==> job 4111 <==
==> flow/design.v <==
`timescale 1ns / 1ps
 module PWM(
    input clk,
	 input rst,
	 input  wire   [2:0] ctr,
	 output reg 	pwm_left_out,				 
	 output reg    pwm_right_out,           
	 output reg [3:0] ctr_dir_out       
    );
	 reg  [19:0]  countleft; 
	 reg  [19:0]  countright; 
	 reg [19:0]left;
	 reg [19:0]right;
	 always@(posedge clk)
	 if(rst)
		begin
		left<=20'h0;
		right<=20'h0;
		ctr_dir_out<=4'b0000;
		end
	 else
	 casex(ctr)
		3'b000:                   
			begin
			left<=20'h24a;
			right<=20'h24a;
			ctr_dir_out<=4'b0101;
			end
		3'b110:                      
			begin
			left<=20'h24a;
			right<=20'h75;
			ctr_dir_out<=4'b0101;
			end
		3'b111:                      
			begin
			left<=20'h24a;
			right<=20'h111;
			ctr_dir_out<=4'b0101; 
			end
		3'b101:                      
			begin
			left<=20'h75;
			right<=20'h24a;
			ctr_dir_out<=4'b0101;
			end
		3'b100:                      
			begin
			left<=20'h111;
			right<=20'h24a;
			ctr_dir_out<=4'b0101;
			end
		3'b011:                      
			begin
			left<=20'h298;
			right<=20'h298;
			ctr_dir_out<=4'b1010;
			end
		3'b010:                      
			begin
			left<=20'h298;
			right<=20'h298;
			ctr_dir_out<=4'b0101;
			end
		3'b001:                      
			begin
			left<=20'h187;
			right<=20'h187;
			ctr_dir_out<=4'b0000;
			end
		endcase
	always@(posedge clk)
		if(rst)
			begin
			countleft=20'b0;
			pwm_left_out=0;
			end
		else
		begin
			countleft=countleft+1;
			if(countleft<=left)
				begin
				pwm_left_out=1;
				end
			else begin
			pwm_left_out=0;
			end
			if(countleft>=20'h30d)
			begin
			countleft=0;
			end
		end
	always@(posedge clk)
		if(rst)
			begin
			countright=20'b0;
			pwm_right_out=0;
			end
		else
		begin
			countright=countright+1;
			if(countright<=right)
				begin
				pwm_right_out=1;
				end
			else begin
			pwm_right_out=0;
			end
			if(countright>=20'h30d)
			begin
			countright=0;
			end
		end
endmodule
`timescale 1ns / 1ps
module HongWai(
	 input clk,
	 input rst,
    output reg [2:0]ctr,
	 input wire [1:0]hwsignal,
	 output reg [1:0]leds_hw
    );
	 always@(posedge clk)                  
    begin
	 if(rst)
		leds_hw<=2'b00;
	 else
	 leds_hw<=hwsignal;
	 end
	 always@(posedge clk)
		if(rst)
			ctr<=3'b000;
		else
		casex(hwsignal)
		2'b00:
			begin
			ctr<=3'b000;
			end
		2'b10:
			begin
			ctr<=3'b101;       
			end
		2'b01:
			begin
			ctr<=3'b110;
			end
		2'b11:
			begin
			ctr<=3'b000;
			end
		endcase
endmodule
`timescale 1ns / 1ps
module ChaoShengBo(
	 input clk,
	 input rst,
	 output reg [2:0]ctr,
	 output reg En_o,
	 output reg En_negedge_o,
	 output reg Trig,
	 input wire Echo,
	 input wire [1:0]hwsignal,
	output reg En_tag
    );
	 reg [23:0]count;           
	 reg [23:0]timecount;       
	 reg [23:0]keep_obstacle_time;
	 reg [23:0]keep_no_obstacle_time;     
	 reg En;                     
	 reg [31:0]turnleft_count;      
	 reg [1:0]temp;
	 reg [1:0]Echo_temp;
	 reg En_negedge;
	 reg tag;
	 reg [31:0]tag_count;      
	 reg [31:0]count_total; 
	 reg count_tag;
	 always@(posedge clk)
	 if(rst)
	 begin
	 count=24'b0;
	 Trig=1'b0;
	 end
	 else
	 begin
	 count=count+1;
	 if(count>=24'h1312d)       
		begin
		Trig=1'b1;
		end
	if(count==24'h13136)           
		begin
		Trig=1'b0;
		count=24'b0;
		end
	 end
	 always@(posedge clk)
	 if(rst)
		begin
		timecount=24'b0;
		keep_obstacle_time<=24'b0;
		En=0;
		keep_no_obstacle_time=24'b0;
		turnleft_count=32'b0;
		temp<=2'b0;
		Echo_temp<=2'b0;
		En_negedge=0;
		ctr<=3'b000;
		En_tag=0;
		tag=0;
		tag_count=0;
		count_total=0;
		count_tag=0;
		En_o<=0;
		En_negedge_o<=0;
		end
	 else
	 begin
	 keep_obstacle_time<=timecount;
	 if(Echo)
		begin
		timecount=timecount+1;
		end
	  Echo_temp[0]<=Echo;
	  Echo_temp[1]<=Echo_temp[0]; 
	  if((Echo_temp==2'b10)&&(keep_obstacle_time>=24'h1e84))
	  begin
	  timecount=24'b0;
	  En=0;
	  end
	  if((keep_obstacle_time<=24'h6b7)&&(keep_obstacle_time>=24'h4e)&&(Echo_temp==2'b10))
		begin
		timecount=24'b0;
		En=1;
		ctr<=3'b111;
		end
	 temp[0]<=En;
	 temp[1]<=temp[0];
	 if(temp==2'b10)
	 begin
	 En_negedge=1;
	 tag=1;
	 count_tag=1;
	 end
	 if(count_tag==1)
	 begin
	 count_total=count_total+1;
	 end
	 if(En_negedge&(turnleft_count<=32'h1443fd)&(turnleft_count>32'h8583b))
	 begin
	 turnleft_count=turnleft_count+1;
	  ctr<=3'b100;
	 end
	 if(En_negedge&(turnleft_count<=32'h8583b))
	 begin
	 turnleft_count=turnleft_count+1;
	  ctr<=3'b000;
	 end
	  if(En_negedge&(turnleft_count<=32'h1a39de)&(turnleft_count>32'h1443fd))
	 begin
	 turnleft_count=turnleft_count+1;
	  ctr<=3'b111;
	 end
	 if(turnleft_count>=32'h1a39de)
	 begin
	 En_negedge=0;
	 turnleft_count=32'b0;
	 end
	 if(tag==1&((hwsignal==2'b10)|(hwsignal==2'b00)))
	 begin
	 En_tag=1;
	 tag_count=tag_count+1;
	 ctr<=3'b110;
	 end
	 if(tag_count>=32'h5f5e1)
	 begin
	 En_tag=0;
	 tag_count=0;
	 tag=0;
	 count_total=0;
	 count_tag=0;
	 end
	 if(count_total>=32'h5f5e10)
	 begin
	 En_tag=0;
	 tag_count=0;
	 tag=0;
	 count_total=0;
	 count_tag=0;
	 end
	 En_o<=En;
	 En_negedge_o<=En_negedge;
	 end
endmodule
`timescale 1ns / 1ps
module Bluetooth(
    input clk,
	 input rst,
	 input Rx,
	 output Tx,
	 output reg [7:0] seg_data,
	 output [7:0] seg_slect,
	 output reg bl_En,
	 output reg [2:0] bl_ctr
    );
	 reg EnRead;
	 reg [19:0]fp;
	 reg [16:0]seg_fp;
	 reg seg_fp_clk;
	 reg [7:0]data;
	 reg [7:0]seg_data_r;
	 reg bl_En_r;
	 reg [2:0]bl_ctr_r;
	 assign seg_slect=8'hfe;
	 assign Tx=1'b0;
	 always@(posedge clk)
	 if(rst)
	 begin
	 EnRead=0;
	 fp=20'h0;
	 data=8'hfe;
	 seg_fp=17'h0;
	 seg_fp_clk=0;
	 seg_data_r=8'h0;
	 bl_En_r=0;
	 bl_ctr_r=3'b001;
	 seg_data<=8'h0;
	 bl_En<=0;
	 bl_ctr<=3'b001;
	 end
	 else
	 begin
		if(Rx==0)
			begin
				EnRead=1;
			end
		if(EnRead)
			begin
				fp=fp+1;
			end
		case(fp)
		20'h7a:
			begin
				data[0]=Rx;
			end
		20'hcb:
			begin
				data[1]=Rx;
			end
		20'h11d:
			begin
				data[2]=Rx;
			end
		20'h16e:
			begin
				data[3]=Rx;
			end
		20'h1c0:
			begin
				data[4]=Rx;
			end
		20'h211:
			begin
				data[5]=Rx;
			end	
		20'h262:
			begin
				data[6]=Rx;
			end
		20'h2b4:
			begin
				data[7]=Rx;
			end
		20'h305:               
			begin
				EnRead=0;
				fp=20'h0;
			end
		endcase
	 seg_fp=seg_fp+1;
	 if(seg_fp==17'h1fff)
		begin
		seg_fp_clk=0;
		end
		if(seg_fp==17'h3d09)
		begin
		if(seg_fp_clk==0)
		case(data)
	  8'h0:
		begin
		seg_data_r=8'b11000000;
		bl_ctr_r=3'b010;                  
		end
	  8'h1:
		begin
		seg_data_r=8'b11111001;
		bl_ctr_r=3'b111;                  
		end
	  8'h2:
		begin
		seg_data_r=8'b10100100;
		bl_ctr_r=3'b011;                  
		end
	  8'h3:
		begin
		seg_data_r=8'b10110000;
		bl_ctr_r=3'b100;                  
		end
	  8'h4:
		begin
		seg_data_r=8'b10011001;
		bl_ctr_r=3'b001;                 
		end
	  8'h5:
		begin
		seg_data_r=8'b10010010;
		bl_En_r=1;                       
		end
	  8'h6:
		begin
		seg_data_r=8'b10000010;
		bl_En_r=0;                        
		end
	  8'h7:
		begin
		seg_data_r=8'b00000111;
		end
	  8'h8:
		begin
		seg_data_r=8'b01111111;
		end
	  8'h9:
		begin
		seg_data_r=8'b01101111;
		end
	 8'hff:
		begin
		seg_data_r=8'b01110110;
		end
	 8'hfe:
		begin
		seg_data_r=8'b10001100;
		end
	  endcase
		seg_fp_clk=1;
		end
	 seg_data<=seg_data_r;
	 bl_En<=bl_En_r;
	 bl_ctr<=bl_ctr_r;
	 end
endmodule
`timescale 1ns / 1ps
module Top(
	input  clk,
	input  rst,
	output pwm_left_out,
	output pwm_right_out,
	output [3:0] ctr_dir_out,
	output [2:0] led,
	input  [1:0]hwsignal,
	output [1:0]leds_hw,
	output wire [2:0] led_pwm_ctr,
	output Trig,
	input Echo,
	output En_tag,
	output csb_En_negedge,
	input Rx,
	output Tx,
	output [7:0] data,
	output [7:0] seg_slect
    );
	wire [2:0]hw_ctr;
	wire [2:0]ctr;
	wire [2:0]bl_ctr;
	wire csb_En;                    
	wire bl_En;
	wire [2:0]csb_ctr;
	wire [2:0]middctr;
	PWM pwm(.clk(clk),
				.rst(rst),
				.ctr(ctr),
				.pwm_left_out(pwm_left_out),
				.pwm_right_out(pwm_right_out),
				.ctr_dir_out(ctr_dir_out));
	HongWai hw(.clk(clk),
					.rst(rst),
					.ctr(hw_ctr),
					.hwsignal(hwsignal),
					.leds_hw(leds_hw));
	ChaoShengBo csb(.clk(clk),
					.rst(rst),
					.ctr(csb_ctr),
					.En_o(csb_En),
					.En_negedge_o(csb_En_negedge),
					.Trig(Trig),
					.Echo(Echo),
					.hwsignal(hwsignal),
					.En_tag(En_tag)
					);
	Bluetooth bt(.clk(clk),
					.rst(rst),
					.Rx(Rx),
					.Tx(Tx),
					.seg_data(data),
					.seg_slect(seg_slect),
					.bl_ctr(bl_ctr),
					.bl_En(bl_En));
		assign middctr=(csb_En|csb_En_negedge)?csb_ctr:hw_ctr;
		assign ctr=bl_En?bl_ctr:middctr;
		assign led_pwm_ctr=csb_ctr;
		assign led=ctr;
endmodule
==> flow/run.sh <==
#!/bin/bash
# the make line also repeats each setting of config.mk as NAME=value (left out here)
make -C /OpenROAD-flow-scripts/flow DESIGN_CONFIG=/design/flow/config.mk WORK_HOME=/design/flow/orfs CLKGATE_MAP_FILE= finish
==> flow/config.mk <==
export PLATFORM = sky130hd
export DESIGN_NAME = Top
export DESIGN_NICKNAME = Top
export VERILOG_FILES = /design/flow/design.v
export SDC_FILE = /design/flow/constraint.sdc
export NUM_CORES = 4
export LEC_CHECK = 0
export CAP_MARGIN = 20
export CORE_ASPECT_RATIO = 0.89
export CORE_MARGIN = 2
export CORE_UTILIZATION = 72
export CTS_CLUSTER_DIAMETER = 352
export CTS_CLUSTER_SIZE = 50
export PLACE_DENSITY_LB_ADDON = 0.0
export SETUP_SLACK_MARGIN = 1.3
export SLEW_MARGIN = 20
==> flow/constraint.sdc <==
create_clock -name core_clock -period 4.43 [get_ports {clk}]
set_input_delay 0.8860 -clock core_clock [delete_from_list [all_inputs] [get_ports {clk}]]
set_output_delay 0.8860 -clock core_clock [all_outputs]
set_load 0.01 [all_outputs]
==> job 2532 (differences from job 4111) <==
Settings changed: CORE_ASPECT_RATIO 0.89 to not set, CTS_CLUSTER_DIAMETER 352 to not set, CTS_CLUSTER_SIZE 50 to not set, PLACE_DENSITY set to 0.67, PLACE_DENSITY_LB_ADDON 0.0 to not set, SETUP_SLACK_MARGIN 1.3 to not set.
==> flow/constraint.sdc (replaced) <==
create_clock -name core_clock -period 5.94 [get_ports {clk}]
set_input_delay 1.1880 -clock core_clock [delete_from_list [all_inputs] [get_ports {clk}]]
set_output_delay 1.1880 -clock core_clock [all_outputs]
set_load 0.01 [all_outputs]
==> job 4976 (differences from job 4111) <==
Settings changed: CAP_MARGIN 20 to 30, CELL_PAD_IN_SITES_DETAIL_PLACEMENT set to 1, CELL_PAD_IN_SITES_GLOBAL_PLACEMENT set to 1, CORE_ASPECT_RATIO 0.89 to not set, CORE_MARGIN 2 to 8, CORE_UTILIZATION 72 to 40, CTS_CLUSTER_DIAMETER 352 to 23, CTS_CLUSTER_SIZE 50 to not set, PLACE_DENSITY_LB_ADDON 0.0 to not set, SETUP_SLACK_MARGIN 1.3 to not set.
==> flow/constraint.sdc (replaced) <==
create_clock -name core_clock -period 15.6 [get_ports {clk}]
set_input_delay 3.1200 -clock core_clock [delete_from_list [all_inputs] [get_ports {clk}]]
set_output_delay 3.1200 -clock core_clock [all_outputs]
set_load 0.01 [all_outputs]
==> summary of the runs <==
- Job 4111 did not get past global routing (5_1_grt), error GRT-0116. Job 4976 completed with no timing, DRC or antenna violations. Job 2532 completed, yet does not pass: setup timing.
- Against job 2532, the combinational power of job 4976 is smaller by 65%.
- Between job 2532 and job 4976, the lower via count is in job 4976 (gap 11%, measured against job 4976).
- Clock power is about the same in job 4976 and job 2532.
- In first-iteration DRC count, job 2532 is at 2.6 times the value of job 4976.
- In sequential cell count, job 2532 and job 4976 do not differ.
- Of job 4976 and job 2532, job 2532 has the higher clock skew (gap 15 ps).
- In job 4976 the core utilization is lower than in job 2532, by 38 points.
- Between job 2532 and job 4976, the lower cell count is in job 2532 (gap about 6%, measured against job 4976).
- Against job 2532, the total power of job 4976 is lower by 33%.
Power and IR drop assume default switching activity.
